==> design.v <==
module PWM_duty_cycle (
    input clk,            
    input rst,            
    input pwm_in,         
    output reg [7:0] duty_cycle   
);
    reg [15:0] high_count, total_count;   
    reg pwm_prev;        
    reg update_flag;     
    reg first_period;    
    always @(posedge clk or posedge rst) begin
        if (rst) begin
            high_count <= 0;
            total_count <= 0;
            duty_cycle <= 0;
            pwm_prev <= 0;
            update_flag <= 0;
            first_period <= 1;   
        end else begin
            total_count <= total_count + 1;
            if (pwm_in) high_count <= high_count + 1;
            if (pwm_prev && ~pwm_in) begin
                if (!first_period && total_count > 0) begin
                    duty_cycle <= (high_count * 100) / total_count;   
                end
                first_period <= 0;   
                high_count <= 0;
                total_count <= 0;
            end
            pwm_prev <= pwm_in;   
        end
    end
endmodule
==> run.sh <==
#!/bin/bash
# the make line also repeats each setting of config.mk as NAME=value (left out here)
make -C /OpenROAD-flow-scripts/flow DESIGN_CONFIG=/design/flow/config.mk WORK_HOME=/design/flow/orfs CLKGATE_MAP_FILE= finish
==> config.mk <==
export PLATFORM = sky130hd
export DESIGN_NAME = PWM_duty_cycle
export DESIGN_NICKNAME = PWM_duty_cycle
export VERILOG_FILES = /design/flow/design.v
export SDC_FILE = /design/flow/constraint.sdc
export NUM_CORES = 4
export LEC_CHECK = 0
export ABC_AREA = 1
export CAP_MARGIN = 20
export CORE_MARGIN = 2
export CORE_UTILIZATION = 71
export CTS_CLUSTER_DIAMETER = 363
export CTS_CLUSTER_SIZE = 98
export SLEW_MARGIN = 20
==> constraint.sdc <==
create_clock -name core_clock -period 75.2 [get_ports {clk}]
set_input_delay 15.0400 -clock core_clock [delete_from_list [all_inputs] [get_ports {clk}]]
set_output_delay 15.0400 -clock core_clock [all_outputs]
set_load 0.01 [all_outputs]
==> results of run 1 <==
## area by class of cell
| type | count | share of cell area (%) |
|---|---|---|
| timing repair inverter | 3 | 0.0530 |
| clock inverter | 2 | 0.0836 |
| antenna | 1 | 0.00558 |
| multi-input combinational | 5996 | 82.7 |
| clock buffer | 6 | 0.287 |
| timing repair buffer | 216 | 3.83 |
| inverter | 988 | 8.55 |
| tap | 773 | 2.16 |
| sequential | 42 | 2.36 |
## stage by stage
step	util, %	std cells	setup TNS (ps)	hold WS, ps
2_1_floorplan	-	7125	0	424
4_1_cts	72.8	7885	0	472
3_3_place_gp	72.3	7871	-176	434
6_report	76.0	8027	0	470
5_1_grt	76.0	8027	-1010	476
3_5_place_dp	72.3	7871	-3330	455
## routing by layer
layer	wire length (um)	up-vias	track usage [%]
li1	-	23800	-
met1	58400	22200	57.4
met2	61800	2808	69.5
met3	16300	630	7.07
met4	8940	4	21.5
met5	22	-	0
## what timing repair did
item                                    CTS  global route
buffers inserted                          1           125
pin swaps                                 4            84
endpoints found under the hold margin     0             0
endpoints found under the setup margin    2             4
gates cloned                              5            16
gates resized                            22           245
==> impl_metrics.env, run 1 <==
# physical design summary
export IMPL_result_of_the_run="timing/DRC/antenna clean"
export IMPL_layout_nets=7715
export IMPL_crit_path_max_fanout=23
export IMPL_synth_largest_area_cell="nand2_1"
export IMPL_global_route_usage_total_pct=43.8
export IMPL_post_place_ws_ps=-2420
export IMPL_data_arrival_time_of_the_critical_path_ps=70420
export IMPL_tightestPinTransition_ps=979
export IMPL_grt_max_degree=47
export IMPL_holdBufCountCts=0
export IMPL_setup_viol_count_final=0
export IMPL_enable_flop_cells=0
export IMPL_post_synth_ao_oa_area_fraction_pct=16.2
export IMPL_synthTopCellsByCount="nand2_1 (1655), inv_1 (870), nor2_1 (588), a21oi_1 (515), nand3_1 (501)"
export IMPL_clock_sinks=42
export IMPL_warnings=36
export IMPL_mi_logic_area_um2=37100
export IMPL_post_dp_cell_area_um2=42700
export IMPL_rrSetupSlack_ps=4960
export IMPL_core_box_area_um2=59000
export IMPL_crit_cells=481
export IMPL_post_drt_via_cell_ratio=6.17
export IMPL_postSynthRegisterBits=42
export IMPL_critPathCaptureType="flop"
export IMPL_worst_path_largest_cell_delay_ps=520
export IMPL_path_delay_family="simple AND/OR/NAND/NOR gates"
export IMPL_min_delay_worst_endpoint="first_period"
export IMPL_wl_um=145000
export IMPL_ctsRootBufferMaster="clkbuf_16"
export IMPL_critical_path_most_common_cell="nand2_1"
export IMPL_finalClockSkew_ps=10.4
export IMPL_critPathLaunch="high_count[10]"
export IMPL_synth_area_per_cell_um2=5.94
export IMPL_setup_slack_ps=4960
export IMPL_timing_critical_path_slowest_stage_cell="fa_1"
export IMPL_fp_utilization_pct=71.7
export IMPL_netlist_instances=7125
export IMPL_crit_path_end="duty_cycle[0]"
export IMPL_hold_path_startpoint="first_period"
export IMPL_global_route_overflow_total=0
export IMPL_h_tree_depth=2
export IMPL_clkTransAtPathRegs_ps=70
export IMPL_regArea_um2=1060
export IMPL_nFillCells=5287
export IMPL_synth_main_ff_cell="dfrtp_1"
export IMPL_post_route_min_period_ps=70240
export IMPL_clk_insertion_delay_late_ps=310
export IMPL_fp_dieW_um=248
export IMPL_timing_hold_worst_class="flop to flop"
export IMPL_via_count=49500
export IMPL_chipHeight_um=248
export IMPL_tritoncts="yes"
export IMPL_critical_path_reg2reg_startpoint="high_count[10]"
export IMPL_ant_nets=0
export IMPL_floorplan_nets=7588
export IMPL_synth_area_yosys_um2=42300
export IMPL_slew_violations=0
export IMPL_asyncSetResetFlopFracSynth_pct=100
export IMPL_max_clock_path_buffers=2
export IMPL_synth_warning_count=1
export IMPL_relSlewSlack_pct=34.5
export IMPL_detail_route_first_pass_iterations=7
export IMPL_ff2ff_path_depth=481
export IMPL_crit_path_launch_type="flop"
export IMPL_drt_first_iter_violations=5401
export IMPL_globalplace_congestion=1.05
export IMPL_cp_required_ps=75390
export IMPL_post_synth_and_or_nand_nor_area_fraction_pct=46.4
export IMPL_top_level_ports=11
export IMPL_via_count_of_the_first_global_routing_pass=43300
export IMPL_placement_rows=89
export IMPL_area_leaders="nand2_1 (15%), ha_1 (13%), inv_1 (7.7%)"
export IMPL_path_class="flop to flop"
export IMPL_synth_logic_top_family="simple AND/OR/NAND/NOR gates"
export IMPL_crit_buf_inv=70
export IMPL_hpwl_um=111000
export IMPL_yosys_area_top_type_share_pct=14.7
export IMPL_detail_route_wl_per_cell_um=18.1
export IMPL_hold_path_cell_count=2
export IMPL_max_cap_viol_count=0
export IMPL_chip_area_um2=61600
export IMPL_area_growth_pct=6.04
export IMPL_finish_instance_area_um2=44900
export IMPL_max_freq_ghz=0.0142
export IMPL_ys_cells=7125
export IMPL_syn_cell_area_um2=42300
export IMPL_min_period_over_period_pct=93.4
export IMPL_io_buffer_count=10
export IMPL_final_hold_violation_count=0
export IMPL_yosys_area_share_adder_pct=13.8
export IMPL_synthDistinctLibCells=87
export IMPL_grt_first_pass_wirelength_um=220000
export IMPL_xor_area_share_pct=9.01
export IMPL_cts_buffers_inserted=5
export IMPL_yosys_stat_seqShare_pct=2.49
export IMPL_ys_sh_mux_pct=0.0503
export IMPL_netlist_top_cell_by_instances="nand2_1"
export IMPL_antenna_found_initial=4
export IMPL_post_route_drc_count=0
export IMPL_reg2reg_to="duty_cycle[0]"
==> run 2: changes to the inputs <==
Settings changed: CORE_UTILIZATION 71 to 62, CTS_CLUSTER_DIAMETER 363 to unset, CTS_CLUSTER_SIZE 98 to unset, TNS_END_PERCENT set to 10.
Clock period 75.2 ns to 52.3 ns, I/O delays scaled along.
==> impl_metrics.env, run 2 <==
# yosys + openroad results
export IMPL_synth_area_per_cell_um2=5.94
export IMPL_chip_area_um2=70400
export IMPL_io_buffer_count=10
export IMPL_holdBufCountCts=0
export IMPL_xor_area_share_pct=9.01
export IMPL_yosys_stat_seqShare_pct=2.49
export IMPL_global_route_overflow_total=2659
export IMPL_asyncSetResetFlopFracSynth_pct=100
export IMPL_syn_cell_area_um2=42300
export IMPL_synth_warning_count=1
export IMPL_h_tree_depth=2
export IMPL_place_inst=10500
export IMPL_floorplan_nets=7588
export IMPL_global_route_usage_total_pct=95.6
export IMPL_firstError="[ERROR GRT-0116] Global routing finished with congestion. Check the congestion regions in the DRC Viewer."
export IMPL_yosys_area_top_type_share_pct=14.7
export IMPL_placement_rows=95
export IMPL_chipHeight_um=265
export IMPL_area_leaders="nand2_1 (15%), ha_1 (13%), inv_1 (7.7%)"
export IMPL_max_clock_path_buffers=2
export IMPL_core_box_area_um2=67400
export IMPL_synth_area_yosys_um2=42300
export IMPL_netlist_instances=7125
export IMPL_result_of_the_run="aborted with a tool error"
export IMPL_globalplace_congestion=1.04
export IMPL_fp_dieW_um=265
export IMPL_post_dp_cell_area_um2=62300
export IMPL_cts_buffers_inserted=5
export IMPL_ctsRootBufferMaster="clkbuf_16"
export IMPL_synthDistinctLibCells=87
export IMPL_synth_main_ff_cell="dfrtp_1"
export IMPL_synth_logic_top_family="simple AND/OR/NAND/NOR gates"
export IMPL_ys_cells=7125
export IMPL_postSynthRegisterBits=42
export IMPL_top_level_ports=11
export IMPL_yosys_area_share_adder_pct=13.8
export IMPL_fp_utilization_pct=62.8
export IMPL_outcome_stop_stage="5_1_grt"
export IMPL_netlist_top_cell_by_instances="nand2_1"
export IMPL_hpwl_um=154000
export IMPL_post_synth_ao_oa_area_fraction_pct=16.2
export IMPL_synthTopCellsByCount="nand2_1 (1655), inv_1 (870), nor2_1 (588), a21oi_1 (515), nand3_1 (501)"
export IMPL_ys_sh_mux_pct=0.0503
export IMPL_post_synth_and_or_nand_nor_area_fraction_pct=46.4
export IMPL_enable_flop_cells=0
export IMPL_clock_sinks=42
export IMPL_synth_largest_area_cell="nand2_1"
run 2: what timing repair did:
| item | in CTS |
|---|---|
| pin swaps | 273 |
| setup endpoints to repair | 7 |
| resized | 436 |
| gates cloned | 15 |
| buffers inserted | 189 |
run 2: stage by stage:
stage / setup slack, ps / TNS (ps) / hold WS [ps] / util (%)
after detailed placement: -12710 / -46220 / 464 / 92.4
after floorplan: -11420 / -38170 / 424 / -
after global placement: -8000 / -21690 / 432 / 92.4
after CTS: -8660 / -24240 / 467 / 97.5
run 2: layer usage:
metal	overflow	GRT usage [%]
met2	1833	112
met5	8	68.1
met4	637	103
met3	86	83.0
met1	95	89.7
==> run 3: changes to the inputs <==
Settings changed: CORE_ASPECT_RATIO set to 1.39, CORE_UTILIZATION 62 to 71, CTS_CLUSTER_DIAMETER set to 342, CTS_CLUSTER_SIZE set to 34, HOLD_SLACK_MARGIN set to -0.09, MAX_ROUTING_LAYER set to met4, PLACE_DENSITY set to 0.63, TNS_END_PERCENT 10 to unset.
Clock period 52.3 ns to 61.5 ns, I/O delays scaled along.
==> impl_metrics.env, run 3 <==
# yosys + openroad results
export IMPL_result_of_the_run="aborted with a tool error"
export IMPL_outcome_stop_stage="5_1_grt"
export IMPL_firstError="[ERROR GRT-0232] Routing congestion too high. Check the congestion heatmap in the GUI."
export IMPL_post_synth_and_or_nand_nor_area_fraction_pct=46.4
export IMPL_synth_main_ff_cell="dfrtp_1"
export IMPL_asyncSetResetFlopFracSynth_pct=100
export IMPL_post_synth_ao_oa_area_fraction_pct=16.2
export IMPL_area_leaders="nand2_1 (15%), ha_1 (13%), inv_1 (7.7%)"
export IMPL_ys_sh_mux_pct=0.0503
export IMPL_synth_area_per_cell_um2=5.94
export IMPL_h_tree_depth=2
export IMPL_enable_flop_cells=0
export IMPL_netlist_instances=7125
export IMPL_netlist_top_cell_by_instances="nand2_1"
export IMPL_synthDistinctLibCells=87
export IMPL_synth_logic_top_family="simple AND/OR/NAND/NOR gates"
export IMPL_postSynthRegisterBits=42
export IMPL_fp_utilization_pct=71.7
export IMPL_synth_warning_count=1
export IMPL_floorplan_nets=7588
export IMPL_cts_buffers_inserted=5
export IMPL_hpwl_um=115000
export IMPL_fp_dieW_um=211
export IMPL_ctsRootBufferMaster="clkbuf_16"
export IMPL_globalplace_congestion=1.13
export IMPL_top_level_ports=11
export IMPL_synthTopCellsByCount="nand2_1 (1655), inv_1 (870), nor2_1 (588), a21oi_1 (515), nand3_1 (501)"
export IMPL_yosys_stat_seqShare_pct=2.49
export IMPL_synth_largest_area_cell="nand2_1"
export IMPL_yosys_area_top_type_share_pct=14.7
export IMPL_placement_rows=105
export IMPL_io_buffer_count=10
export IMPL_syn_cell_area_um2=42300
export IMPL_global_route_usage_total_pct=86.0
export IMPL_ys_cells=7125
export IMPL_chipHeight_um=292
export IMPL_yosys_area_share_adder_pct=13.8
export IMPL_post_dp_cell_area_um2=46700
export IMPL_core_box_area_um2=59000
export IMPL_xor_area_share_pct=9.01
export IMPL_global_route_overflow_total=1301
export IMPL_synth_area_yosys_um2=42300
export IMPL_clock_sinks=42
export IMPL_max_clock_path_buffers=2
export IMPL_chip_area_um2=61600
-- run 3: through the flow --
stage               worst slack, ps  std cells
floorplan                     -1940       7125
CTS                            32.4       8342
detailed placement            -1920       8296
global placement              -65.6       8296
-- run 3: repair_timing --
action                                  CTS
resized                                 102
buffers inserted                         36
pin swaps                                32
hold buffers                              0
gates cloned                              2
endpoints found under the hold margin     0
endpoints found under the setup margin    2
-- run 3: metal layers --
metal | GRT overflow | GRT usage, %
met5 | - | -
met4 | 322 | 89.5
met3 | 69 | 68.7
met2 | 838 | 103
met1 | 72 | 81.5
==> run 4: changes to the inputs <==
Settings changed: ABC_AREA 1 to unset, CELL_PAD_IN_SITES_DETAIL_PLACEMENT set to 1, CELL_PAD_IN_SITES_GLOBAL_PLACEMENT set to 0, CORE_ASPECT_RATIO 1.39 to unset, CORE_UTILIZATION 71 to 45, CTS_CLUSTER_DIAMETER 342 to unset, CTS_CLUSTER_SIZE 34 to 43, HOLD_SLACK_MARGIN -0.09 to unset, MAX_ROUTING_LAYER met4 to unset, MIN_ROUTING_LAYER set to met1, PLACE_DENSITY 0.63 to unset, PLACE_DENSITY_LB_ADDON set to 0.09, SETUP_SLACK_MARGIN set to 0.82.
Clock period 61.5 ns to 96.9 ns, I/O delays scaled along.
==> impl_metrics.env, run 4 <==
# physical design summary
export IMPL_result_of_the_run="timing/DRC/antenna clean"
export IMPL_layout_nets=6339
export IMPL_post_place_ws_ps=-3700
export IMPL_crit_path_end="duty_cycle[0]"
export IMPL_worst_hold_slack_ps=493
export IMPL_wl_um=174000
export IMPL_synth_area_yosys_um2=40000
export IMPL_synth_largest_area_cell="ha_1"
export IMPL_setup_viol_count_final=0
export IMPL_warnings=34
export IMPL_chip_area_um2=91400
export IMPL_setup_slack_ps=5200
export IMPL_netlist_top_cell_by_instances="nor2_1"
export IMPL_hold_path_cell_count=1
export IMPL_path_delay_family="AND-OR/OR-AND gates"
export IMPL_max_freq_ghz=0.0109
export IMPL_cp_required_ps=97070
export IMPL_post_drt_via_cell_ratio=6.60
export IMPL_floorplan_nets=6069
export IMPL_globalplace_congestion=0.999
export IMPL_cts_buffers_inserted=5
export IMPL_min_period_over_period_pct=94.6
export IMPL_antenna_found_initial=5
export IMPL_tritoncts="yes"
export IMPL_rrSetupSlack_ps=5200
export IMPL_clk_insertion_delay_late_ps=300
export IMPL_h_tree_depth=2
export IMPL_worst_path_largest_cell_delay_ps=590
export IMPL_post_route_drc_count=0
export IMPL_hold_path_startpoint="first_period"
export IMPL_reg2reg_to="duty_cycle[0]"
export IMPL_max_cap_viol_count=0
export IMPL_tightestPinTransition_ps=1150
export IMPL_synth_logic_top_family="AND-OR/OR-AND gates"
export IMPL_asyncSetResetFlopFracSynth_pct=100
export IMPL_ctsRootBufferMaster="clkbuf_16"
export IMPL_xor_area_share_pct=11.4
export IMPL_yosys_area_share_adder_pct=14.6
export IMPL_critical_path_reg2reg_startpoint="high_count[10]"
export IMPL_post_synth_and_or_nand_nor_area_fraction_pct=29.0
export IMPL_area_leaders="ha_1 (14%), a21oi_1 (7.2%), xnor2_1 (6.9%)"
export IMPL_enable_flop_cells=0
export IMPL_finalSetupTns_ps=0
export IMPL_synthDistinctLibCells=192
export IMPL_via_count=46500
export IMPL_crit_path_max_fanout=13
export IMPL_synth_main_ff_cell="dfrtp_1"
export IMPL_synth_warning_count=1
export IMPL_grt_max_degree=43
export IMPL_critical_path_most_common_cell="a21o_1"
export IMPL_syn_cell_area_um2=40000
export IMPL_min_delay_worst_endpoint="first_period"
export IMPL_crit_path_launch_type="flop"
export IMPL_chipHeight_um=302
export IMPL_path_class="flop to flop"
export IMPL_grt_first_pass_wirelength_um=261000
export IMPL_fp_dieW_um=302
export IMPL_hpwl_um=133000
export IMPL_core_box_area_um2=88200
export IMPL_yosys_stat_seqShare_pct=2.63
export IMPL_ys_sh_mux_pct=4.75
export IMPL_detail_route_first_pass_iterations=6
export IMPL_timing_critical_path_slowest_stage_cell="or4_2"
export IMPL_post_route_min_period_ps=91700
export IMPL_global_route_usage_total_pct=35.4
export IMPL_crit_cells=527
export IMPL_fp_utilization_pct=45.4
export IMPL_slew_violations=0
export IMPL_max_clock_path_buffers=2
export IMPL_post_synth_ao_oa_area_fraction_pct=32.5
export IMPL_netlist_instances=5606
export IMPL_drt_first_iter_violations=3021
export IMPL_synthTopCellsByCount="nor2_1 (594), a21oi_1 (573), ha_1 (448), nand2_1 (401), o21ai_0 (320)"
export IMPL_postSynthRegisterBits=42
export IMPL_top_level_ports=11
export IMPL_finalClockSkew_ps=6.03
export IMPL_final_core_util_pct=52.2
export IMPL_crit_buf_inv=37
export IMPL_ant_nets=0
export IMPL_relSlewSlack_pct=23.3
export IMPL_critPathCaptureType="flop"
export IMPL_yosys_area_top_type_share_pct=14.0
export IMPL_io_buffer_count=10
export IMPL_via_count_of_the_first_global_routing_pass=46400
export IMPL_global_route_overflow_total=0
export IMPL_synth_area_per_cell_um2=7.14
export IMPL_ff2ff_path_depth=527
export IMPL_ys_cells=5606
export IMPL_clock_sinks=42
export IMPL_placement_rows=109
export IMPL_final_hold_violation_count=0
export IMPL_timing_hold_worst_class="flop to flop"
export IMPL_critPathLaunch="high_count[10]"
export IMPL_detail_route_wl_per_cell_um=24.7
export IMPL_clkTransAtPathRegs_ps=70
export IMPL_area_growth_pct=15.1
export IMPL_data_arrival_time_of_the_critical_path_ps=91860
-- run 4: through the flow --
step	std cells	cell area [um2]
2_1_floorplan	5606	40200
3_3_place_gp	6821	42100
3_5_place_dp	6821	42100
4_1_cts	6870	42900
5_1_grt	7044	46100
6_report	7049	46100
-- run 4: area by class of cell --
cell class	count	area, um2
fill	11300	42200
multi-input combinational	5189	39100
timing repair buffer	432	3460
tap	1165	1460
sequential	42	1070
inverter	206	791
clock buffer	5	125
clock inverter	3	23.8
antenna	7	17.5
-- run 4: layer usage --
layer	vias up	global-route usage (%)	routed length (um)
li1	21600	-	-
met1	22900	42.8	71500
met2	1521	63.1	84600
met3	527	3.40	8700
met4	0	16.2	9370
met5	-	0	0
-- run 4: what timing repair did --
action                                  CTS  global route
hold endpoints to repair                  0             0
pin swaps                                21           147
endpoints found under the setup margin    2             3
resized                                  84           388
gates cloned                              2             7
hold buffers                              0             0
buffers inserted                         39           165
==> run 5: changes to the inputs <==
Settings changed: ABC_AREA set to 1, CELL_PAD_IN_SITES_DETAIL_PLACEMENT 1 to unset, CELL_PAD_IN_SITES_GLOBAL_PLACEMENT 0 to unset, CORE_UTILIZATION 45 to 62, CTS_CLUSTER_SIZE 43 to 98, MIN_ROUTING_LAYER met1 to unset, PLACE_DENSITY_LB_ADDON 0.09 to unset, SETUP_SLACK_MARGIN 0.82 to unset.
Clock period 96.9 ns to 60.0 ns, I/O delays scaled along.
==> impl_metrics.env, run 5 <==
# yosys + openroad results
export IMPL_floorplan_nets=7588
export IMPL_synth_area_yosys_um2=42300
export IMPL_synth_area_per_cell_um2=5.94
export IMPL_chipHeight_um=265
export IMPL_placement_rows=95
export IMPL_syn_cell_area_um2=42300
export IMPL_h_tree_depth=2
export IMPL_outcome_stop_stage="5_1_grt"
export IMPL_yosys_stat_seqShare_pct=2.49
export IMPL_global_route_usage_total_pct=87.2
export IMPL_top_level_ports=11
export IMPL_xor_area_share_pct=9.01
export IMPL_area_leaders="nand2_1 (15%), ha_1 (13%), inv_1 (7.7%)"
export IMPL_clock_sinks=42
export IMPL_ys_cells=7125
export IMPL_result_of_the_run="aborted with a tool error"
export IMPL_post_synth_and_or_nand_nor_area_fraction_pct=46.4
export IMPL_synth_largest_area_cell="nand2_1"
export IMPL_cts_buffers_inserted=5
export IMPL_hpwl_um=137000
export IMPL_globalplace_congestion=1.02
export IMPL_synthTopCellsByCount="nand2_1 (1655), inv_1 (870), nor2_1 (588), a21oi_1 (515), nand3_1 (501)"
export IMPL_fp_dieW_um=265
export IMPL_io_buffer_count=10
export IMPL_netlist_instances=7125
export IMPL_firstError="[ERROR GRT-0232] Routing congestion too high. Check the congestion heatmap in the GUI."
export IMPL_core_box_area_um2=67400
export IMPL_ys_sh_mux_pct=0.0503
export IMPL_post_dp_cell_area_um2=58800
export IMPL_synth_main_ff_cell="dfrtp_1"
export IMPL_netlist_top_cell_by_instances="nand2_1"
export IMPL_synthDistinctLibCells=87
export IMPL_global_route_overflow_total=855
export IMPL_synth_warning_count=1
export IMPL_max_clock_path_buffers=2
export IMPL_asyncSetResetFlopFracSynth_pct=100
export IMPL_enable_flop_cells=0
export IMPL_chip_area_um2=70400
export IMPL_holdBufCountCts=0
export IMPL_yosys_area_top_type_share_pct=14.7
export IMPL_postSynthRegisterBits=42
export IMPL_fp_utilization_pct=62.8
export IMPL_synth_logic_top_family="simple AND/OR/NAND/NOR gates"
export IMPL_post_synth_ao_oa_area_fraction_pct=16.2
export IMPL_ctsRootBufferMaster="clkbuf_16"
export IMPL_yosys_area_share_adder_pct=13.8
-- run 5: routing by layer --
metal | GRT usage (%) | overflow
met2 | 101 | 506
met1 | 84.0 | 41
met4 | 92.6 | 277
met3 | 76.0 | 27
met5 | 51.7 | 4
-- run 5: stage by stage --
stage / cells / util (%) / setup slack (ps) / hold WS [ps]
after floorplan: 7125 / - / -3440 / 424
after detailed placement: 10000 / 87.3 / -3310 / 465
after global placement: 10000 / 87.3 / -483 / 441
after CTS: 10100 / 88.8 / -1520 / 477
-- run 5: what timing repair did --
| action | 4_1_cts |
|---|---|
| setup endpoints to repair | 2 |
| pin swaps | 76 |
| cloned | 8 |
| resized | 152 |
| setup buffers | 37 |
==> run 6: changes to the inputs <==
Settings changed: ABC_AREA 1 to unset, CELL_PAD_IN_SITES_DETAIL_PLACEMENT set to 0, CELL_PAD_IN_SITES_GLOBAL_PLACEMENT set to 3, CORE_ASPECT_RATIO set to 0.66, CORE_MARGIN 2 to 7, CORE_UTILIZATION 62 to 52, CTS_CLUSTER_DIAMETER set to 317, CTS_CLUSTER_SIZE 98 to 16, GPL_ROUTABILITY_DRIVEN set to 0, GPL_TIMING_DRIVEN set to 1, HOLD_SLACK_MARGIN set to 0.07, MAX_ROUTING_LAYER set to met4, MIN_ROUTING_LAYER set to met1, PLACE_DENSITY_LB_ADDON set to 0.09, SETUP_SLACK_MARGIN set to 0.82.
Clock period 60.0 ns to 179.0 ns, I/O delays scaled along.
==> impl_metrics.env, run 6 <==
# yosys + openroad results
export IMPL_result_of_the_run="aborted with a tool error"
export IMPL_outcome_stop_stage="3_1_place_gp_skip_io"
export IMPL_firstError="[ERROR FLW-0024] Place density exceeds 1.0 (current PLACE_DENSITY_LB_ADDON =  0.09). Please check if the value of  PLACE_DENSITY_LB_ADDON is between 0 and 0.99."
export IMPL_asyncSetResetFlopFracSynth_pct=100
export IMPL_synthTopCellsByCount="nor2_1 (594), a21oi_1 (573), ha_1 (448), nand2_1 (401), o21ai_0 (320)"
export IMPL_synth_area_per_cell_um2=7.14
export IMPL_placement_rows=82
export IMPL_fp_dieW_um=356
export IMPL_netlist_top_cell_by_instances="nor2_1"
export IMPL_synth_warning_count=1
export IMPL_syn_cell_area_um2=40000
export IMPL_chipHeight_um=239
export IMPL_floorplan_nets=6069
export IMPL_post_synth_ao_oa_area_fraction_pct=32.5
export IMPL_synthDistinctLibCells=192
export IMPL_ys_sh_mux_pct=4.75
export IMPL_fp_utilization_pct=52.7
export IMPL_core_box_area_um2=76000
export IMPL_postSynthRegisterBits=42
export IMPL_yosys_area_top_type_share_pct=14.0
export IMPL_yosys_stat_seqShare_pct=2.63
export IMPL_synth_logic_top_family="AND-OR/OR-AND gates"
export IMPL_ys_cells=5606
export IMPL_synth_main_ff_cell="dfrtp_1"
export IMPL_xor_area_share_pct=11.4
export IMPL_netlist_instances=5606
export IMPL_chip_area_um2=85100
export IMPL_synth_area_yosys_um2=40000
export IMPL_area_leaders="ha_1 (14%), a21oi_1 (7.2%), xnor2_1 (6.9%)"
export IMPL_yosys_area_share_adder_pct=14.6
export IMPL_synth_largest_area_cell="ha_1"
export IMPL_enable_flop_cells=0
export IMPL_post_synth_and_or_nand_nor_area_fraction_pct=29.0
==> run 7: changes to the inputs <==
Settings changed: CELL_PAD_IN_SITES_DETAIL_PLACEMENT 0 to 2, CELL_PAD_IN_SITES_GLOBAL_PLACEMENT 3 to unset, CORE_ASPECT_RATIO 0.66 to unset, CORE_MARGIN 7 to 2, CORE_UTILIZATION 52 to 40, CTS_CLUSTER_DIAMETER 317 to unset, CTS_CLUSTER_SIZE 16 to unset, GPL_ROUTABILITY_DRIVEN 0 to unset, GPL_TIMING_DRIVEN 1 to unset, HOLD_SLACK_MARGIN 0.07 to unset, MAX_ROUTING_LAYER met4 to unset, MIN_ROUTING_LAYER met1 to unset, PLACE_DENSITY_LB_ADDON 0.09 to unset, SETUP_SLACK_MARGIN 0.82 to unset.
Clock period 179.0 ns to 66.2 ns, I/O delays scaled along.
==> impl_metrics.env, run 7 <==
# yosys + openroad results
export IMPL_result_of_the_run="aborted with a tool error"
export IMPL_outcome_stop_stage="3_5_place_dp"
export IMPL_firstError="[ERROR DPL-0033] detailed placement checks failed during check placement."
export IMPL_globalplace_congestion=1.01
export IMPL_synth_area_yosys_um2=40000
export IMPL_synth_main_ff_cell="dfrtp_1"
export IMPL_synth_logic_top_family="AND-OR/OR-AND gates"
export IMPL_postSynthRegisterBits=42
export IMPL_area_leaders="ha_1 (14%), a21oi_1 (7.2%), xnor2_1 (6.9%)"
export IMPL_ys_sh_mux_pct=4.75
export IMPL_ys_cells=5606
export IMPL_asyncSetResetFlopFracSynth_pct=100
export IMPL_yosys_stat_seqShare_pct=2.63
export IMPL_chip_area_um2=103000
export IMPL_post_synth_ao_oa_area_fraction_pct=32.5
export IMPL_core_box_area_um2=99700
export IMPL_top_level_ports=11
export IMPL_xor_area_share_pct=11.4
export IMPL_netlist_instances=5606
export IMPL_io_buffer_count=10
export IMPL_yosys_area_top_type_share_pct=14.0
export IMPL_fp_dieW_um=320
export IMPL_netlist_top_cell_by_instances="nor2_1"
export IMPL_synth_largest_area_cell="ha_1"
export IMPL_chipHeight_um=320
export IMPL_yosys_area_share_adder_pct=14.6
export IMPL_synthDistinctLibCells=192
export IMPL_placement_rows=116
export IMPL_synth_area_per_cell_um2=7.14
export IMPL_enable_flop_cells=0
export IMPL_synth_warning_count=1
export IMPL_syn_cell_area_um2=40000
export IMPL_fp_utilization_pct=40.2
export IMPL_post_synth_and_or_nand_nor_area_fraction_pct=29.0
export IMPL_floorplan_nets=6069
export IMPL_synthTopCellsByCount="nor2_1 (594), a21oi_1 (573), ha_1 (448), nand2_1 (401), o21ai_0 (320)"
==> run 8: changes to the inputs <==
Settings changed: CELL_PAD_IN_SITES_DETAIL_PLACEMENT 2 to unset, CORE_UTILIZATION 40 to 69.
Clock period 66.2 ns to 56.5 ns, I/O delays scaled along.
==> impl_metrics.env, run 8 <==
# yosys + openroad results
export IMPL_ys_cells=5606
export IMPL_io_buffer_count=10
export IMPL_post_synth_ao_oa_area_fraction_pct=32.5
export IMPL_outcome_stop_stage="3_5_place_dp"
export IMPL_area_leaders="ha_1 (14%), a21oi_1 (7.2%), xnor2_1 (6.9%)"
export IMPL_yosys_stat_seqShare_pct=2.63
export IMPL_yosys_area_share_adder_pct=14.6
export IMPL_chipHeight_um=245
export IMPL_netlist_top_cell_by_instances="nor2_1"
export IMPL_synth_main_ff_cell="dfrtp_1"
export IMPL_floorplan_nets=6069
export IMPL_asyncSetResetFlopFracSynth_pct=100
export IMPL_synthDistinctLibCells=192
export IMPL_netlist_instances=5606
export IMPL_core_box_area_um2=57600
export IMPL_xor_area_share_pct=11.4
export IMPL_synth_area_per_cell_um2=7.14
export IMPL_firstError="[ERROR DPL-0038] Utilization greater than 100%, impossible to legalize"
export IMPL_syn_cell_area_um2=40000
export IMPL_placement_rows=88
export IMPL_fp_utilization_pct=69.5
export IMPL_top_level_ports=11
export IMPL_yosys_area_top_type_share_pct=14.0
export IMPL_chip_area_um2=60000
export IMPL_fp_dieW_um=245
export IMPL_result_of_the_run="aborted with a tool error"
export IMPL_postSynthRegisterBits=42
export IMPL_enable_flop_cells=0
export IMPL_synth_logic_top_family="AND-OR/OR-AND gates"
export IMPL_globalplace_congestion=1.13
export IMPL_synth_area_yosys_um2=40000
export IMPL_synth_warning_count=1
export IMPL_synth_largest_area_cell="ha_1"
export IMPL_post_synth_and_or_nand_nor_area_fraction_pct=29.0
export IMPL_ys_sh_mux_pct=4.75
export IMPL_synthTopCellsByCount="nor2_1 (594), a21oi_1 (573), ha_1 (448), nand2_1 (401), o21ai_0 (320)"
## run 8: metrics by stage
step / hold WS (ps) / cell area [um2]
3_3_place_gp: 481 / 59000
2_1_floorplan: 473 / 41600
==> run 9: changes to the inputs <==
Settings changed: ABC_AREA set to 1, CELL_PAD_IN_SITES_DETAIL_PLACEMENT set to 1, CELL_PAD_IN_SITES_GLOBAL_PLACEMENT set to 1, CORE_UTILIZATION 69 to 72, CTS_CLUSTER_DIAMETER set to 190, GPL_TIMING_DRIVEN set to 1, MAX_ROUTING_LAYER set to met4, PLACE_DENSITY_LB_ADDON set to 0.15, TNS_END_PERCENT set to 70.
Clock period 56.5 ns to 106.0 ns, I/O delays scaled along.
==> impl_metrics.env, run 9 <==
# yosys + openroad results
export IMPL_netlist_top_cell_by_instances="nand2_1"
export IMPL_xor_area_share_pct=9.01
export IMPL_synthTopCellsByCount="nand2_1 (1655), inv_1 (870), nor2_1 (588), a21oi_1 (515), nand3_1 (501)"
export IMPL_synthDistinctLibCells=87
export IMPL_result_of_the_run="aborted with a tool error"
export IMPL_fp_dieW_um=246
export IMPL_post_synth_ao_oa_area_fraction_pct=16.2
export IMPL_yosys_area_share_adder_pct=13.8
export IMPL_yosys_stat_seqShare_pct=2.49
export IMPL_firstError="[ERROR FLW-0024] Place density exceeds 1.0 (current PLACE_DENSITY_LB_ADDON =  0.15). Please check if the value of  PLACE_DENSITY_LB_ADDON is between 0 and 0.99."
export IMPL_core_box_area_um2=57900
export IMPL_postSynthRegisterBits=42
export IMPL_synth_main_ff_cell="dfrtp_1"
export IMPL_asyncSetResetFlopFracSynth_pct=100
export IMPL_ys_sh_mux_pct=0.0503
export IMPL_placement_rows=88
export IMPL_synth_logic_top_family="simple AND/OR/NAND/NOR gates"
export IMPL_synth_area_yosys_um2=42300
export IMPL_chip_area_um2=60700
export IMPL_synth_warning_count=1
export IMPL_chipHeight_um=246
export IMPL_ys_cells=7125
export IMPL_yosys_area_top_type_share_pct=14.7
export IMPL_post_synth_and_or_nand_nor_area_fraction_pct=46.4
export IMPL_synth_area_per_cell_um2=5.94
export IMPL_fp_utilization_pct=73.1
export IMPL_floorplan_nets=7588
export IMPL_area_leaders="nand2_1 (15%), ha_1 (13%), inv_1 (7.7%)"
export IMPL_syn_cell_area_um2=42300
export IMPL_outcome_stop_stage="3_1_place_gp_skip_io"
export IMPL_enable_flop_cells=0
export IMPL_netlist_instances=7125
export IMPL_synth_largest_area_cell="nand2_1"
==> run 10: changes to the inputs <==
Settings changed: CELL_PAD_IN_SITES_DETAIL_PLACEMENT 1 to unset, CELL_PAD_IN_SITES_GLOBAL_PLACEMENT 1 to unset, CORE_ASPECT_RATIO set to 1.39, CORE_UTILIZATION 72 to 71, CTS_CLUSTER_DIAMETER 190 to 342, CTS_CLUSTER_SIZE set to 34, GPL_TIMING_DRIVEN 1 to unset, HOLD_SLACK_MARGIN set to 0.3, PLACE_DENSITY set to 0.63, PLACE_DENSITY_LB_ADDON 0.15 to unset, TNS_END_PERCENT 70 to unset.
Clock period 106.0 ns to 61.6 ns, I/O delays scaled along.
==> impl_metrics.env, run 10 <==
# yosys + openroad results
export IMPL_result_of_the_run="aborted with a tool error"
export IMPL_outcome_stop_stage="5_1_grt"
export IMPL_firstError="[ERROR GRT-0232] Routing congestion too high. Check the congestion heatmap in the GUI."
export IMPL_netlist_instances=7125
export IMPL_synth_main_ff_cell="dfrtp_1"
export IMPL_hpwl_um=115000
export IMPL_postSynthRegisterBits=42
export IMPL_core_box_area_um2=59000
export IMPL_clock_sinks=42
export IMPL_yosys_area_share_adder_pct=13.8
export IMPL_synth_warning_count=1
export IMPL_io_buffer_count=10
export IMPL_area_leaders="nand2_1 (15%), ha_1 (13%), inv_1 (7.7%)"
export IMPL_ys_sh_mux_pct=0.0503
export IMPL_h_tree_depth=2
export IMPL_xor_area_share_pct=9.01
export IMPL_netlist_top_cell_by_instances="nand2_1"
export IMPL_synthDistinctLibCells=87
export IMPL_placement_rows=105
export IMPL_global_route_overflow_total=150
export IMPL_synth_area_per_cell_um2=5.94
export IMPL_fp_utilization_pct=71.7
export IMPL_synth_area_yosys_um2=42300
export IMPL_ys_cells=7125
export IMPL_ctsRootBufferMaster="clkbuf_16"
export IMPL_holdBufCountCts=0
export IMPL_top_level_ports=11
export IMPL_syn_cell_area_um2=42300
export IMPL_globalplace_congestion=1.11
export IMPL_chipHeight_um=292
export IMPL_asyncSetResetFlopFracSynth_pct=100
export IMPL_global_route_usage_total_pct=68.9
export IMPL_synthTopCellsByCount="nand2_1 (1655), inv_1 (870), nor2_1 (588), a21oi_1 (515), nand3_1 (501)"
export IMPL_enable_flop_cells=0
export IMPL_chip_area_um2=61600
export IMPL_place_inst=8277
export IMPL_cts_buffers_inserted=5
export IMPL_floorplan_nets=7588
export IMPL_fp_dieW_um=211
export IMPL_yosys_stat_seqShare_pct=2.49
export IMPL_max_clock_path_buffers=2
export IMPL_post_synth_and_or_nand_nor_area_fraction_pct=46.4
export IMPL_synth_largest_area_cell="nand2_1"
export IMPL_yosys_area_top_type_share_pct=14.7
export IMPL_synth_logic_top_family="simple AND/OR/NAND/NOR gates"
export IMPL_post_synth_ao_oa_area_fraction_pct=16.2
-- run 10: per-layer routing --
layer  GRT overflow  GRT usage, %
met4             62          71.2
met2             79          92.0
met5              -             -
met3              4          42.3
met1              5          65.5
-- run 10: timing repair --
item	in CTS
resized	119
buffers inserted	29
hold endpoints to repair	0
cloned	8
pin swaps	52
setup endpoints to repair	2
-- run 10: through the flow --
| stage | setup WS (ps) | cell area (um2) |
|---|---|---|
| after CTS | 16.9 | 47500 |
| after floorplan | -1840 | 43100 |
| after global placement | -237 | 46600 |
| after detailed placement | -2000 | 46600 |
==> run 11: changes to the inputs <==
Settings changed: ABC_AREA 1 to unset, CORE_ASPECT_RATIO 1.39 to unset, CTS_CLUSTER_SIZE 34 to unset, HOLD_SLACK_MARGIN 0.3 to unset.
Clock period 61.6 ns to 85.5 ns, I/O delays scaled along.
==> impl_metrics.env, run 11 <==
# physical design summary
export IMPL_result_of_the_run="complete, but fails checks"
export IMPL_checkFailReasons="capacitance limit, slew limit, setup timing"
export IMPL_netlist_instances=5606
export IMPL_path_delay_family="AND-OR/OR-AND gates"
export IMPL_cp_required_ps=85680
export IMPL_global_route_usage_total_pct=51.7
export IMPL_chipHeight_um=241
export IMPL_via_count=52300
export IMPL_asyncSetResetFlopFracSynth_pct=100
export IMPL_post_drt_via_cell_ratio=7.55
export IMPL_crit_buf_inv=39
export IMPL_clkTransAtPathRegs_ps=70
export IMPL_max_clock_path_buffers=2
export IMPL_tightestPinTransition_ps=1930
export IMPL_layout_nets=6596
export IMPL_data_arrival_time_of_the_critical_path_ps=89660
export IMPL_tritoncts="yes"
export IMPL_min_period_over_period_pct=105
export IMPL_critical_path_most_common_cell="a21o_1"
export IMPL_globalplace_congestion=1.16
export IMPL_area_growth_pct=22.3
export IMPL_synthTopCellsByCount="nor2_1 (594), a21oi_1 (573), ha_1 (448), nand2_1 (401), o21ai_0 (320)"
export IMPL_ctsRootBufferMaster="clkbuf_16"
export IMPL_synth_area_yosys_um2=40000
export IMPL_syn_cell_area_um2=40000
export IMPL_drt_first_iter_violations=7608
export IMPL_path_class="flop to flop"
export IMPL_critPathLaunch="high_count[4]"
export IMPL_hold_path_startpoint="first_period"
export IMPL_crit_path_max_fanout=13
export IMPL_max_freq_ghz=0.0112
export IMPL_synth_logic_top_family="AND-OR/OR-AND gates"
export IMPL_global_route_overflow_total=0
export IMPL_finalClockSkew_ps=8.66
export IMPL_reg2reg_to="duty_cycle[0]"
export IMPL_hpwl_um=112000
export IMPL_netlist_top_cell_by_instances="nor2_1"
export IMPL_ys_cells=5606
export IMPL_fp_utilization_pct=71.4
export IMPL_synth_area_per_cell_um2=7.14
export IMPL_cts_buffers_inserted=5
export IMPL_rsz_0062_raised_after_global_routing="true"
export IMPL_area_leaders="ha_1 (14%), a21oi_1 (7.2%), xnor2_1 (6.9%)"
export IMPL_dr_wl_met3_um=26100
export IMPL_relSlewSlack_pct=-29.9
export IMPL_post_synth_ao_oa_area_fraction_pct=32.5
export IMPL_final_hold_violation_count=0
export IMPL_setup_slack_ps=-3980
export IMPL_xor_area_share_pct=11.4
export IMPL_chip_area_um2=58300
export IMPL_ant_nets=0
export IMPL_critical_path_reg2reg_startpoint="high_count[4]"
export IMPL_enable_flop_cells=0
export IMPL_grt_max_degree=43
export IMPL_yosys_area_top_type_share_pct=14.0
export IMPL_hold_path_cell_count=1
export IMPL_fp_dieW_um=241
export IMPL_critPathCaptureType="flop"
export IMPL_detail_route_first_pass_iterations=21
export IMPL_synth_warning_count=1
export IMPL_post_route_min_period_ps=89480
export IMPL_warnings=38
export IMPL_slew_violations=11
export IMPL_clk_insertion_delay_late_ps=310
export IMPL_post_place_ws_ps=-3710
export IMPL_synthDistinctLibCells=192
export IMPL_timing_hold_worst_class="flop to flop"
export IMPL_max_cap_viol_count=2
export IMPL_post_route_drc_count=0
export IMPL_core_box_area_um2=56100
export IMPL_post_synth_and_or_nand_nor_area_fraction_pct=29.0
export IMPL_crit_path_launch_type="flop"
export IMPL_top_level_ports=11
export IMPL_via_count_of_the_first_global_routing_pass=45000
export IMPL_worst_path_largest_cell_delay_ps=760
export IMPL_holdBufCountCts=0
export IMPL_yosys_stat_seqShare_pct=2.63
export IMPL_crit_cells=527
export IMPL_finalSetupTns_ps=-6290
export IMPL_yosys_area_share_adder_pct=14.6
export IMPL_route_top_layer_used="met4"
export IMPL_ys_sh_mux_pct=4.75
export IMPL_grt_first_pass_wirelength_um=235000
export IMPL_clock_sinks=42
export IMPL_io_buffer_count=10
export IMPL_placement_rows=87
export IMPL_setup_viol_count_final=2
export IMPL_h_tree_depth=2
export IMPL_timing_critical_path_slowest_stage_cell="o31ai_2"
export IMPL_wl_um=175000
export IMPL_met1_wire_length_um=57600
export IMPL_floorplan_nets=6069
export IMPL_synth_largest_area_cell="ha_1"
export IMPL_antenna_found_initial=22
export IMPL_synth_main_ff_cell="dfrtp_1"
export IMPL_crit_path_end="duty_cycle[0]"
export IMPL_worst_hold_slack_ps=508
export IMPL_rrSetupSlack_ps=-3980
export IMPL_met2_length_um=72200
export IMPL_detail_route_wl_per_cell_um=25.3
export IMPL_postSynthRegisterBits=42
export IMPL_min_delay_worst_endpoint="first_period"
export IMPL_ff2ff_path_depth=527
[run 11: per-stage QoR]
step | cells | instance area, um2 | utilization [%]
global placement | 6619 | 44100 | 78.6
floorplan | 5606 | 41600 | -
CTS | 6712 | 45500 | 81.2
finish | 6922 | 49000 | 87.4
detailed placement | 6619 | 44100 | 78.6
global route | 6919 | 49000 | 87.3
[run 11: routing by layer]
metal  global-route usage [%]  up-vias
li1                         -    22100
met1                     57.2    23500
met2                     77.2     4627
met3                     16.7     2028
met4                     39.2        0
met5                        -        -
[run 11: final cells by class]
cell class | count | area (um2)
clock inverters | 3 | 25.0
flip-flops and latches | 42 | 1050
well taps | 756 | 946
multi-input cells | 5190 | 40500
diodes | 32 | 80.1
repair buffers | 688 | 5460
inverters | 206 | 793
clock buffers | 5 | 125
fillers | 3112 | 7090
[run 11: timing repair]
action / CTS / global route
pin swaps: 106 / 344
endpoints found under the setup margin: 2 / 3
gates cloned: 7 / 4
endpoints found under the hold margin: 0 / 0
resized: 134 / 394
buffers inserted: 78 / 173
==> run 12: changes to the inputs <==
Settings changed: ABC_AREA set to 1, CELL_PAD_IN_SITES_GLOBAL_PLACEMENT set to 1, CTS_CLUSTER_DIAMETER 342 to unset, GPL_ROUTABILITY_DRIVEN set to 1, MAX_ROUTING_LAYER met4 to met5, PLACE_DENSITY 0.63 to 0.72, TNS_END_PERCENT set to 10.
Clock period 85.5 ns to 64.8 ns, I/O delays scaled along.
==> impl_metrics.env, run 12 <==
# yosys + openroad results
export IMPL_synth_logic_top_family="simple AND/OR/NAND/NOR gates"
export IMPL_chipHeight_um=248
export IMPL_xor_area_share_pct=9.01
export IMPL_netlist_top_cell_by_instances="nand2_1"
export IMPL_result_of_the_run="aborted with a tool error"
export IMPL_syn_cell_area_um2=42300
export IMPL_synth_main_ff_cell="dfrtp_1"
export IMPL_ys_cells=7125
export IMPL_ys_sh_mux_pct=0.0503
export IMPL_enable_flop_cells=0
export IMPL_yosys_stat_seqShare_pct=2.49
export IMPL_fp_dieW_um=248
export IMPL_chip_area_um2=61600
export IMPL_firstError="[ERROR GPL-0301] Utilization 115.943 % exceeds 100%."
export IMPL_post_synth_and_or_nand_nor_area_fraction_pct=46.4
export IMPL_synthDistinctLibCells=87
export IMPL_postSynthRegisterBits=42
export IMPL_yosys_area_share_adder_pct=13.8
export IMPL_synth_area_yosys_um2=42300
export IMPL_netlist_instances=7125
export IMPL_asyncSetResetFlopFracSynth_pct=100
export IMPL_synth_largest_area_cell="nand2_1"
export IMPL_core_box_area_um2=59000
export IMPL_post_synth_ao_oa_area_fraction_pct=16.2
export IMPL_synth_warning_count=1
export IMPL_placement_rows=89
export IMPL_synthTopCellsByCount="nand2_1 (1655), inv_1 (870), nor2_1 (588), a21oi_1 (515), nand3_1 (501)"
export IMPL_outcome_stop_stage="3_1_place_gp_skip_io"
export IMPL_synth_area_per_cell_um2=5.94
export IMPL_area_leaders="nand2_1 (15%), ha_1 (13%), inv_1 (7.7%)"
export IMPL_yosys_area_top_type_share_pct=14.7
export IMPL_floorplan_nets=7588
export IMPL_fp_utilization_pct=71.7
==> run 13: changes to the inputs <==
Settings changed: ABC_AREA 1 to unset, CELL_PAD_IN_SITES_DETAIL_PLACEMENT set to 0, CELL_PAD_IN_SITES_GLOBAL_PLACEMENT 1 to 0, CORE_UTILIZATION 71 to 65, CTS_CLUSTER_SIZE set to 43, GPL_ROUTABILITY_DRIVEN 1 to unset, MAX_ROUTING_LAYER met5 to met4, MIN_ROUTING_LAYER set to met1, PLACE_DENSITY 0.72 to unset, PLACE_DENSITY_LB_ADDON set to 0.02, SETUP_SLACK_MARGIN set to 0.82, TNS_END_PERCENT 10 to unset.
Clock period 64.8 ns to 92.6 ns, I/O delays scaled along.
==> impl_metrics.env, run 13 <==
# physical design summary
export IMPL_crit_cells=528
export IMPL_clk_insertion_delay_late_ps=310
export IMPL_ys_sh_mux_pct=4.75
export IMPL_ff2ff_path_depth=528
export IMPL_warnings=34
export IMPL_grt_max_degree=43
export IMPL_globalplace_congestion=1.10
export IMPL_final_hold_violation_count=0
export IMPL_result_of_the_run="timing/DRC/antenna clean"
export IMPL_path_class="flop to flop"
export IMPL_chip_area_um2=63600
export IMPL_post_drt_via_cell_ratio=7.11
export IMPL_area_leaders="ha_1 (14%), a21oi_1 (7.2%), xnor2_1 (6.9%)"
export IMPL_detail_route_first_pass_iterations=8
export IMPL_synthTopCellsByCount="nor2_1 (594), a21oi_1 (573), ha_1 (448), nand2_1 (401), o21ai_0 (320)"
export IMPL_min_period_over_period_pct=96.0
export IMPL_post_place_ws_ps=-3080
export IMPL_global_route_overflow_total=0
export IMPL_core_box_area_um2=60600
export IMPL_crit_path_launch_type="flop"
export IMPL_ctsRootBufferMaster="clkbuf_16"
export IMPL_place_inst=6422
export IMPL_fp_utilization_pct=66.1
export IMPL_synth_area_per_cell_um2=7.14
export IMPL_crit_path_max_fanout=18
export IMPL_synth_logic_top_family="AND-OR/OR-AND gates"
export IMPL_wl_um=156000
export IMPL_reg2reg_to="duty_cycle[0]"
export IMPL_min_delay_worst_endpoint="first_period"
export IMPL_hold_path_cell_count=1
export IMPL_hold_path_startpoint="first_period"
export IMPL_critical_path_most_common_cell="a21o_1"
export IMPL_drt_first_iter_violations=5170
export IMPL_max_clock_path_buffers=2
export IMPL_netlist_instances=5606
export IMPL_detail_route_wl_per_cell_um=23.4
export IMPL_synth_warning_count=1
export IMPL_yosys_stat_seqShare_pct=2.63
export IMPL_critPathCaptureType="flop"
export IMPL_finish_instance_area_um2=46900
export IMPL_xor_area_share_pct=11.4
export IMPL_clock_sinks=42
export IMPL_finalClockSkew_ps=10.1
export IMPL_max_freq_ghz=0.0112
export IMPL_nFillCells=4629
export IMPL_worst_path_largest_cell_delay_ps=570
export IMPL_slew_violations=0
export IMPL_syn_cell_area_um2=40000
export IMPL_post_dp_cell_area_um2=42000
export IMPL_hpwl_um=112000
export IMPL_tightestPinTransition_ps=1220
export IMPL_synth_area_yosys_um2=40000
export IMPL_area_growth_pct=17.2
export IMPL_regArea_um2=1060
export IMPL_crit_buf_inv=37
export IMPL_max_cap_viol_count=0
export IMPL_via_count_of_the_first_global_routing_pass=43200
export IMPL_via_count=47600
export IMPL_relSlewSlack_pct=17.9
export IMPL_post_route_min_period_ps=88930
export IMPL_enable_flop_cells=0
export IMPL_synth_largest_area_cell="ha_1"
export IMPL_tritoncts="yes"
export IMPL_postSynthRegisterBits=42
export IMPL_grt_first_pass_wirelength_um=228000
export IMPL_mi_logic_area_um2=40200
export IMPL_finalSetupTns_ps=0
export IMPL_post_route_drc_count=0
export IMPL_clkTransAtPathRegs_ps=70
export IMPL_setup_slack_ps=3670
export IMPL_ant_nets=0
export IMPL_data_arrival_time_of_the_critical_path_ps=89110
export IMPL_worst_hold_slack_ps=494
export IMPL_yosys_area_share_adder_pct=14.6
export IMPL_io_buffer_count=10
export IMPL_floorplan_nets=6069
export IMPL_setup_viol_count_final=0
export IMPL_synthDistinctLibCells=192
export IMPL_netlist_top_cell_by_instances="nor2_1"
export IMPL_post_synth_ao_oa_area_fraction_pct=32.5
export IMPL_layout_nets=6367
export IMPL_path_delay_family="AND-OR/OR-AND gates"
export IMPL_cp_required_ps=92780
export IMPL_global_route_usage_total_pct=45.4
export IMPL_top_level_ports=11
export IMPL_fp_dieW_um=252
export IMPL_h_tree_depth=2
export IMPL_synth_main_ff_cell="dfrtp_1"
export IMPL_timing_hold_worst_class="flop to flop"
export IMPL_ys_cells=5606
export IMPL_chipHeight_um=252
export IMPL_final_instance_count_excl_fill=6692
export IMPL_holdBufCountCts=0
export IMPL_timing_critical_path_slowest_stage_cell="or4b_4"
export IMPL_crit_path_end="duty_cycle[0]"
export IMPL_critPathLaunch="high_count[5]"
export IMPL_rrSetupSlack_ps=3670
export IMPL_critical_path_reg2reg_startpoint="high_count[5]"
export IMPL_asyncSetResetFlopFracSynth_pct=100
export IMPL_yosys_area_top_type_share_pct=14.0
export IMPL_antenna_found_initial=4
export IMPL_placement_rows=90
export IMPL_cts_buffers_inserted=5
export IMPL_post_synth_and_or_nand_nor_area_fraction_pct=29.0
-- run 13: routing by layer --
layer / vias up / global-route usage (%) / wire, um
met3: 973 / 8.55 / 16000
met1: 22100 / 51.6 / 57800
met5: - / - / 0
li1: 21700 / - / -
met2: 2816 / 73.6 / 69900
met4: 0 / 28.4 / 12600
-- run 13: per-stage QoR --
step | util [%]
5_1_grt | 77.4
3_5_place_dp | 69.3
4_1_cts | 70.5
3_3_place_gp | 69.3
2_1_floorplan | -
6_report | 77.4
-- run 13: cell type report --
type | count | share of cell area, %
multi-input combinational | 5192 | 85.8
tap | 782 | 2.09
clock buffer | 5 | 0.267
sequential | 42 | 2.27
timing repair buffer | 457 | 7.84
inverter | 206 | 1.69
clock inverter | 3 | 0.0453
antenna | 5 | 0.0267
-- run 13: timing repair --
action	4_1_cts	5_1_grt
cloned	4	8
resized	66	515
buffers inserted	31	214
setup endpoints to repair	2	3
pin swaps	22	278
==> run 14: changes to the inputs <==
Settings changed: CELL_PAD_IN_SITES_DETAIL_PLACEMENT 0 to unset, CELL_PAD_IN_SITES_GLOBAL_PLACEMENT 0 to unset, CORE_UTILIZATION 65 to 17, CTS_CLUSTER_SIZE 43 to unset, MAX_ROUTING_LAYER met4 to unset, MIN_ROUTING_LAYER met1 to unset, PLACE_DENSITY_LB_ADDON 0.02 to unset, SETUP_SLACK_MARGIN 0.82 to unset.
Clock period 92.6 ns to 104.0 ns, I/O delays scaled along.
==> impl_metrics.env, run 14 <==
# physical design summary
export IMPL_drt_first_iter_violations=3972
export IMPL_ant_nets=0
export IMPL_synth_area_per_cell_um2=7.14
export IMPL_post_synth_and_or_nand_nor_area_fraction_pct=29.0
export IMPL_max_clock_path_buffers=2
export IMPL_fp_utilization_pct=17.1
export IMPL_h_tree_depth=2
export IMPL_post_route_min_period_ps=96700
export IMPL_clk_insertion_delay_late_ps=360
export IMPL_ctsRootBufferMaster="clkbuf_16"
export IMPL_critPathCaptureType="flop"
export IMPL_cts_buffers_inserted=5
export IMPL_place_inst=8685
export IMPL_path_class="flop to flop"
export IMPL_relSlewSlack_pct=22.2
export IMPL_asyncSetResetFlopFracSynth_pct=100
export IMPL_global_route_usage_total_pct=11.4
export IMPL_critical_path_reg2reg_startpoint="high_count[1]"
export IMPL_via_count=43400
export IMPL_post_dp_cell_area_um2=43600
export IMPL_io_buffer_count=10
export IMPL_synth_area_yosys_um2=40000
export IMPL_finalClockSkew_ps=43.3
export IMPL_crit_buf_inv=35
export IMPL_chip_area_um2=239000
export IMPL_hold_path_cell_count=1
export IMPL_final_hold_violation_count=0
export IMPL_data_arrival_time_of_the_critical_path_ps=96920
export IMPL_netlist_top_cell_by_instances="nor2_1"
export IMPL_synthDistinctLibCells=192
export IMPL_cp_required_ps=104220
export IMPL_placement_rows=178
export IMPL_via_count_of_the_first_global_routing_pass=38900
export IMPL_detail_route_first_pass_iterations=6
export IMPL_setup_viol_count_final=0
export IMPL_xor_area_share_pct=11.4
export IMPL_clkTransAtPathRegs_ps=110
export IMPL_chipHeight_um=489
export IMPL_synth_largest_area_cell="ha_1"
export IMPL_final_core_util_pct=19.2
export IMPL_result_of_the_run="timing/DRC/antenna clean"
export IMPL_synth_logic_top_family="AND-OR/OR-AND gates"
export IMPL_post_drt_via_cell_ratio=4.95
export IMPL_globalplace_congestion=0.964
export IMPL_path_delay_family="AND-OR/OR-AND gates"
export IMPL_wl_um=145000
export IMPL_tightestPinTransition_ps=1140
export IMPL_crit_path_launch_type="flop"
export IMPL_warnings=34
export IMPL_critPathLaunch="high_count[1]"
export IMPL_timing_critical_path_slowest_stage_cell="or4_2"
export IMPL_crit_path_max_fanout=43
export IMPL_slew_violations=0
export IMPL_enable_flop_cells=0
export IMPL_grt_max_degree=44
export IMPL_synth_main_ff_cell="dfrtp_1"
export IMPL_netlist_instances=5606
export IMPL_yosys_stat_seqShare_pct=2.63
export IMPL_reg2reg_to="duty_cycle[0]"
export IMPL_crit_cells=536
export IMPL_detail_route_wl_per_cell_um=16.5
export IMPL_top_level_ports=11
export IMPL_min_period_over_period_pct=93.0
export IMPL_max_freq_ghz=0.0103
export IMPL_rrSetupSlack_ps=7300
export IMPL_max_cap_viol_count=0
export IMPL_hpwl_um=114000
export IMPL_synth_warning_count=1
export IMPL_timing_hold_worst_class="flop to flop"
export IMPL_yosys_area_share_adder_pct=14.6
export IMPL_global_route_overflow_total=0
export IMPL_worst_path_largest_cell_delay_ps=550
export IMPL_post_route_drc_count=0
export IMPL_ff2ff_path_depth=536
export IMPL_crit_path_end="duty_cycle[0]"
export IMPL_finish_instance_area_um2=45100
export IMPL_critical_path_most_common_cell="a21oi_1"
export IMPL_final_instance_count_excl_fill=8764
export IMPL_tritoncts="yes"
export IMPL_yosys_area_top_type_share_pct=14.0
export IMPL_clock_sinks=42
export IMPL_ys_cells=5606
export IMPL_layout_nets=6075
export IMPL_post_synth_ao_oa_area_fraction_pct=32.5
export IMPL_area_leaders="ha_1 (14%), a21oi_1 (7.2%), xnor2_1 (6.9%)"
export IMPL_area_growth_pct=12.6
export IMPL_floorplan_nets=6069
export IMPL_antenna_found_initial=3
export IMPL_grt_first_pass_wirelength_um=222000
export IMPL_syn_cell_area_um2=40000
export IMPL_ys_sh_mux_pct=4.75
export IMPL_synthTopCellsByCount="nor2_1 (594), a21oi_1 (573), ha_1 (448), nand2_1 (401), o21ai_0 (320)"
export IMPL_min_delay_worst_endpoint="first_period"
export IMPL_hold_path_startpoint="first_period"
export IMPL_postSynthRegisterBits=42
export IMPL_finalSetupTns_ps=0
export IMPL_fp_dieW_um=489
export IMPL_core_box_area_um2=235000
## run 14: timing repair
action,4_1_cts,5_1_grt
pin swaps,0,29
gates cloned,0,4
setup buffers,0,66
resized,2,175
hold buffers,0,0
endpoints found under the setup margin,1,3
hold endpoints to repair,0,0
## run 14: layer usage
layer	vias up	wire, um	GRT usage [%]
li1	21100	-	-
met1	20400	65600	15.7
met2	1627	64200	18.5
met3	263	10500	1.36
met4	2	4490	2.81
met5	-	50	0
## run 14: final cells by class
class | count | area, um2
multi-input cells | 5187 | 37800
inverters | 206 | 787
clock buffers | 5 | 125
repair buffers | 170 | 1340
diodes | 1 | 2.50
flip-flops and latches | 42 | 1060
clock inverters | 3 | 23.8
fillers | 26700 | 190000
well taps | 3150 | 3940
## run 14: through the flow
step,hold WS [ps],setup WS (ps)
detailed placement,488,-217
global route,514,-373
global placement,485,932
CTS,504,30.2
floorplan,473,3310
finish,506,7300
==> run 15: changes to the inputs <==
Settings changed: ABC_AREA set to 1, CORE_UTILIZATION 17 to 72, CTS_CLUSTER_DIAMETER set to 363, CTS_CLUSTER_SIZE set to 98.
Clock period 104.0 ns to 71.6 ns, I/O delays scaled along.
==> impl_metrics.env, run 15 <==
# physical design summary
export IMPL_ff2ff_path_depth=476
export IMPL_netlist_top_cell_by_instances="nand2_1"
export IMPL_crit_cells=476
export IMPL_holdBufCountCts=0
export IMPL_ys_sh_mux_pct=0.0503
export IMPL_chipHeight_um=246
export IMPL_critical_path_reg2reg_startpoint="high_count[6]"
export IMPL_fp_dieW_um=246
export IMPL_placement_rows=88
export IMPL_min_delay_worst_endpoint="first_period"
export IMPL_synth_largest_area_cell="nand2_1"
export IMPL_synthTopCellsByCount="nand2_1 (1655), inv_1 (870), nor2_1 (588), a21oi_1 (515), nand3_1 (501)"
export IMPL_critPathCaptureType="flop"
export IMPL_warnings=36
export IMPL_post_synth_and_or_nand_nor_area_fraction_pct=46.4
export IMPL_via_count_of_the_first_global_routing_pass=43600
export IMPL_grt_max_degree=47
export IMPL_wl_um=145000
export IMPL_yosys_stat_seqShare_pct=2.49
export IMPL_post_drt_via_cell_ratio=6.17
export IMPL_timing_hold_worst_class="flop to flop"
export IMPL_path_delay_family="simple AND/OR/NAND/NOR gates"
export IMPL_tritoncts="yes"
export IMPL_place_inst=7918
export IMPL_synth_main_ff_cell="dfrtp_1"
export IMPL_ant_nets=0
export IMPL_clk_insertion_delay_late_ps=310
export IMPL_max_cap_viol_count=0
export IMPL_post_dp_cell_area_um2=43100
export IMPL_io_buffer_count=10
export IMPL_worst_path_largest_cell_delay_ps=490
export IMPL_crit_buf_inv=69
export IMPL_global_route_overflow_total=0
export IMPL_drt_first_iter_violations=5552
export IMPL_critPathLaunch="high_count[6]"
export IMPL_hpwl_um=108000
export IMPL_synth_warning_count=1
export IMPL_result_of_the_run="timing/DRC/antenna clean"
export IMPL_detail_route_first_pass_iterations=7
export IMPL_post_synth_ao_oa_area_fraction_pct=16.2
export IMPL_synth_area_yosys_um2=42300
export IMPL_antenna_found_initial=1
export IMPL_setup_viol_count_final=0
export IMPL_reg2reg_to="duty_cycle[0]"
export IMPL_setup_slack_ps=3830
export IMPL_chip_area_um2=60700
export IMPL_synthDistinctLibCells=87
export IMPL_min_period_over_period_pct=94.7
export IMPL_fp_utilization_pct=73.1
export IMPL_data_arrival_time_of_the_critical_path_ps=68010
export IMPL_final_instance_count_excl_fill=8091
export IMPL_synth_logic_top_family="simple AND/OR/NAND/NOR gates"
export IMPL_top_level_ports=11
export IMPL_cp_required_ps=71840
export IMPL_enable_flop_cells=0
export IMPL_max_freq_ghz=0.0148
export IMPL_critical_path_most_common_cell="nand2_1"
export IMPL_timing_critical_path_slowest_stage_cell="fa_1"
export IMPL_crit_path_launch_type="flop"
export IMPL_finish_instance_area_um2=45900
export IMPL_postSynthRegisterBits=42
export IMPL_crit_path_end="duty_cycle[0]"
export IMPL_area_growth_pct=8.46
export IMPL_slew_violations=0
export IMPL_crit_path_max_fanout=23
export IMPL_ctsRootBufferMaster="clkbuf_16"
export IMPL_path_class="flop to flop"
export IMPL_clkTransAtPathRegs_ps=70
export IMPL_synth_area_per_cell_um2=5.94
export IMPL_hold_path_startpoint="first_period"
export IMPL_area_leaders="nand2_1 (15%), ha_1 (13%), inv_1 (7.7%)"
export IMPL_post_place_ws_ps=-2350
export IMPL_hold_path_cell_count=2
export IMPL_post_route_drc_count=0
export IMPL_via_count=50000
export IMPL_yosys_area_share_adder_pct=13.8
export IMPL_layout_nets=7787
export IMPL_grt_first_pass_wirelength_um=218000
export IMPL_cts_buffers_inserted=5
export IMPL_post_route_min_period_ps=67770
export IMPL_relSlewSlack_pct=30.0
export IMPL_h_tree_depth=2
export IMPL_global_route_usage_total_pct=43.5
export IMPL_netlist_instances=7125
export IMPL_max_clock_path_buffers=2
export IMPL_final_hold_violation_count=0
export IMPL_worst_hold_slack_ps=441
export IMPL_tightestPinTransition_ps=1050
export IMPL_ys_cells=7125
export IMPL_floorplan_nets=7588
export IMPL_clock_sinks=42
export IMPL_xor_area_share_pct=9.01
export IMPL_finalClockSkew_ps=14.4
export IMPL_globalplace_congestion=1.06
export IMPL_yosys_area_top_type_share_pct=14.7
export IMPL_rrSetupSlack_ps=3830
export IMPL_core_box_area_um2=57900
export IMPL_asyncSetResetFlopFracSynth_pct=100
export IMPL_detail_route_wl_per_cell_um=17.9
export IMPL_syn_cell_area_um2=42300
run 15: routing by layer:
metal | up-vias | global-route usage [%] | share of wire [%]
met3 | 663 | 7.19 | 12
met4 | 0 | 21.3 | 6.3
li1 | 24100 | - | -
met1 | 22200 | 57.0 | 39
met2 | 3001 | 69.0 | 42
met5 | - | 0 | 0
run 15: final cells by class:
cell class / instances / area (um2)
multi-input cells: 5997 / 37500
fillers: 4758 / 12000
inverters: 988 / 3850
repair buffers: 285 / 2310
flip-flops and latches: 42 / 1060
well taps: 765 / 957
clock buffers: 6 / 129
repair inverters: 5 / 40.0
clock inverters: 2 / 15.0
diodes: 1 / 2.50
run 15: timing repair:
item,CTS,global route
cloned,5,22
setup endpoints to repair,2,4
pin swaps,4,137
buffers inserted,2,135
resized,27,409
run 15: per-stage QoR:
step	setup TNS (ps)	util [%]
2_1_floorplan	0	-
4_1_cts	0	74.9
3_5_place_dp	-3130	74.4
6_report	0	79.3
3_3_place_gp	0	74.4
5_1_grt	-1570	79.3
